==> inputs of run a <==
==> flow/design.v (excerpt) <==
module error_correction # (
    parameter puf_sig_length     = 256,
    parameter ipid_N             = 16
)
(
    input                                clk,
    input                                rst_n,
    input        [1:0]                   pcm_instruction,
    input        [puf_sig_length-1:0]    pcm_puf_in,
    input                                pcm_puf_in_valid,
    input        [$clog2(ipid_N)-1:0]    pcm_ipid_number,
    output logic [puf_sig_length-1:0]    pcm_puf_out,
    output logic                         pcm_puf_out_valid,
    output logic                         pcm_S_c  
);  
typedef enum logic [1:0] {IDLE, PROVISION_ID, CORRECT_SIG} state_t;
state_t state_r; 
logic [(6*(puf_sig_length/16))-1:0] parity_bits [0:ipid_N-1];
wire [puf_sig_length-1:0] temp_corrected_out; 
genvar j;
generate
    for (j =0; j < puf_sig_length/16; j++) begin
        error_module errorX (.data(pcm_puf_in[((j+1)*16)-1:j*16]), .parity(parity_bits[pcm_ipid_number][((j+1)*6)-1:j*6]), .corrected_out(temp_corrected_out[((j+1)*16)-1:j*16]));
    end 
endgenerate 
always @(posedge clk) begin
    if (state_r == PROVISION_ID && pcm_puf_in_valid) begin
        for (int i = 0; i < puf_sig_length/16; i++) begin
            parity_bits[pcm_ipid_number][0+(6*i)] <= pcm_puf_in[2+(16*i)] ^ pcm_puf_in[5+(16*i)] ^ pcm_puf_in[7+(16*i)] ^ pcm_puf_in[9+(16*i)] ^ pcm_puf_in[11+(16*i)] ^ pcm_puf_in[14+(16*i)];
  ...
Settings: LEC_CHECK=0, CAP_MARGIN=20, CORE_MARGIN=2, CORE_UTILIZATION=64, CTS_CLUSTER_SIZE=54, HOLD_SLACK_MARGIN=0.29, SETUP_SLACK_MARGIN=-0.18, SLEW_MARGIN=20; clock period 2.15 ns.
run.sh (not shown) runs the stock make flow with config.mk's settings and CLKGATE_MAP_FILE=.
==> run b (differences from run a) <==
--- a/flow/config.mk
+++ b/flow/config.mk
@@ -9,6 +9,3 @@
 export CORE_MARGIN = 2
 export CORE_UTILIZATION = 64
-export CTS_CLUSTER_SIZE = 54
-export HOLD_SLACK_MARGIN = 0.29
-export SETUP_SLACK_MARGIN = -0.18
 export SLEW_MARGIN = 20
==> run c (differences from run a) <==
--- a/flow/config.mk
+++ b/flow/config.mk
@@ -8,7 +8,6 @@
 export CAP_MARGIN = 20
 export CORE_MARGIN = 2
-export CORE_UTILIZATION = 64
-export CTS_CLUSTER_SIZE = 54
-export HOLD_SLACK_MARGIN = 0.29
-export SETUP_SLACK_MARGIN = -0.18
+export CORE_UTILIZATION = 70
+export CTS_CLUSTER_SIZE = 59
+export PLACE_DENSITY = 0.6
 export SLEW_MARGIN = 20
==> flow/constraint.sdc (replaced) <==
create_clock -name core_clock -period 3.11 [get_ports {clk}]
set_input_delay 0.6220 -clock core_clock [delete_from_list [all_inputs] [get_ports {clk}]]
set_output_delay 0.6220 -clock core_clock [all_outputs]
set_load 0.01 [all_outputs]
==> comparison table <==
quantity                                                                        run a                     run b                     run c
Share of total power in the clock network                                       0.263                     0.266                     0.283
Die extent in y                                                                359 um                    359 um                    343 um
Status                                                       finished with violations  finished with violations  finished with violations
Layout check failures                                            negative setup slack      negative setup slack      negative setup slack
Period Utilization, post-route                                                   1.37                      1.43                      1.09
Crit path capture                                                    pcm_puf_out[125]          pcm_puf_out[114]          pcm_puf_out[102]
Met1 GRT Util                                                                   0.487                     0.483                     0.546
Leakage power summed over all cells                                           39.6 nW                   39.8 nW                   35.9 nW
Half-perimeter wire length of the detailed placement result                    146 mm                    146 mm                    145 mm
Met1 wire length                                                              88.6 mm                   89.6 mm                   82.8 mm
Total of clock buffers placed in the layout                                       221                       221                       217
All-layer global routing usage                                                  0.382                     0.375                     0.435
Critical Path Most Common Cell                                sky130_fd_sc_hd__mux4_2   sky130_fd_sc_hd__mux4_2  sky130_fd_sc_hd__xnor2_1
Worst clock skew                                                            0.0407 ns                 0.0396 ns                 0.0337 ns
Area taken by multi-input logic gates                                      30900 um^2                31100 um^2                27200 um^2
Post-place instance area                                                   97600 um^2                97600 um^2                94700 um^2
Power after layout                                                             125 mW                    124 mW                   78.5 mW
Width of the die                                                               359 um                    359 um                    343 um
Area added between synthesis and finish                                         36.3%                     36.1%                     25.6%
Register-to-register setup slack                                             -0.79 ns                  -0.93 ns                  -0.06 ns
Final instance area                                                       110000 um^2               110000 um^2               101000 um^2
Critical path arrival                                                         3.60 ns                   3.74 ns                   3.98 ns
Relative slew slack                                                             0.337                     0.461                     0.214
Number of standard-cell rows in the floorplan                                     130                       130                       124
Wire length of the first global-routing pass                                   360 mm                    354 mm                    368 mm

* * *

==> wip/garnet <==
Starting RTL as in the previous note.
## error_correction
module error_correction # (
    parameter puf_sig_length     = 256,
    parameter ipid_N             = 16
)
(
    input                                clk,
    input                                rst_n,
    input        [1:0]                   pcm_instruction,
    input        [puf_sig_length-1:0]    pcm_puf_in,
    input                                pcm_puf_in_valid,
    input        [$clog2(ipid_N)-1:0]    pcm_ipid_number,
    output logic [puf_sig_length-1:0]    pcm_puf_out,
    output logic                         pcm_puf_out_valid,
    output logic                         pcm_S_c  
);
Settings: LEC_CHECK=0, CAP_MARGIN=20, CORE_MARGIN=2, CORE_UTILIZATION=58, CTS_CLUSTER_SIZE=41, SETUP_SLACK_MARGIN=-0.06, SLEW_MARGIN=20, TNS_END_PERCENT=5; clock period 3.29 ns.
==> wip/violet: changes against wip/garnet <==
Settings changed: CORE_UTILIZATION 58 to 40, CTS_CLUSTER_SIZE 41 to unset, PLACE_DENSITY set to 0.6, SETUP_SLACK_MARGIN -0.06 to unset, TNS_END_PERCENT 5 to unset.
==> flow/constraint.sdc (replaced) <==
create_clock -name core_clock -period 5.0 [get_ports {clk}]
set_input_delay 1.0000 -clock core_clock [delete_from_list [all_inputs] [get_ports {clk}]]
set_output_delay 1.0000 -clock core_clock [all_outputs]
set_load 0.01 [all_outputs]
==> wip/umber: changes against wip/garnet <==
Settings changed: CORE_UTILIZATION 58 to 30, CTS_CLUSTER_SIZE 41 to unset, PLACE_DENSITY set to 0.6, SETUP_SLACK_MARGIN -0.06 to unset, TNS_END_PERCENT 5 to unset.
==> flow/constraint.sdc (replaced) <==
create_clock -name core_clock -period 3.88 [get_ports {clk}]
set_input_delay 0.7760 -clock core_clock [delete_from_list [all_inputs] [get_ports {clk}]]
set_output_delay 0.7760 -clock core_clock [all_outputs]
set_load 0.01 [all_outputs]
==> results.txt <==
Notes on the physical design

The flow ran to the end and the layout has no timing, DRC or antenna violations. The final critical delay including setup and external delays is 3.155 ns. The critical-path cell with the highest stage delay is sky130_fd_sc_hd__mux4_2.

The met1 layer usage reported by global route is 42.61%. Total power normalized to cell area comes to 702.6 nW/µm². In the final layout, excluding clock buffers the buffer count is 1372. After layout, the worst setup slack is 0.1345 ns.

In the final layout, flip-flops and latches take up 52.33% of the cell area. Counting both buffers and inverters, the worst setup path holds a total of 4. The number of vias per cell is 6.047.

In the final layout, clock buffers and inverters account for 5.756% of the cell area. The worst endpoint required time is roughly 4 ns. The total detailed-routing wirelength is 204.6 mm. The slew check shows that the tightest pin keeps a relative margin of a little under a third.
(the above is from wip/garnet)
==> results.txt <==
Notes on the physical design

The met1 layer usage reported by global route is 21.19%. The plain and repair buffers instantiated in the layout total 973. Summed over all layers, the routed wires come to around 220 mm.

The worst endpoint required time is 4.54 ns. The clock-cell share of area is under 10%. The run finished with no timing, DRC or antenna violations. After detailed routing, the number of vias per cell comes to between 4 and 5. The combined buffer and inverter count along the critical path is 5.

The largest individual stage delay along the critical path comes from the cell sky130_fd_sc_hd__mux4_2. The headroom to the max-slew limit is 33.19%. The final critical delay including setup and external delays is 3.228 ns.
(the above is from wip/umber)
==> results.txt <==
Notes on the physical design

The run finished with no timing, DRC or antenna violations. The layout report gives the register share of total cell area as 54.84%. The yosys stat chip area is 80570 µm². The critical path endpoint has a required time of 5.64 ns. The clock network takes up 6.316% of total cell area after layout.

The worst-case max-slew headroom was logged as 29.52%. Non-clock buffers in the final layout number 698. The total power per unit cell area is 473.3 nW/µm². The slowest stage of the critical path belongs to the cell sky130_fd_sc_hd__buf_8. The smallest setup slack after layout is 1.246 ns.

The total detailed-routing wirelength is 211.8 mm.
(the above is from wip/violet)
Power figures rest on the tool's default switching activity, not on a simulated workload.
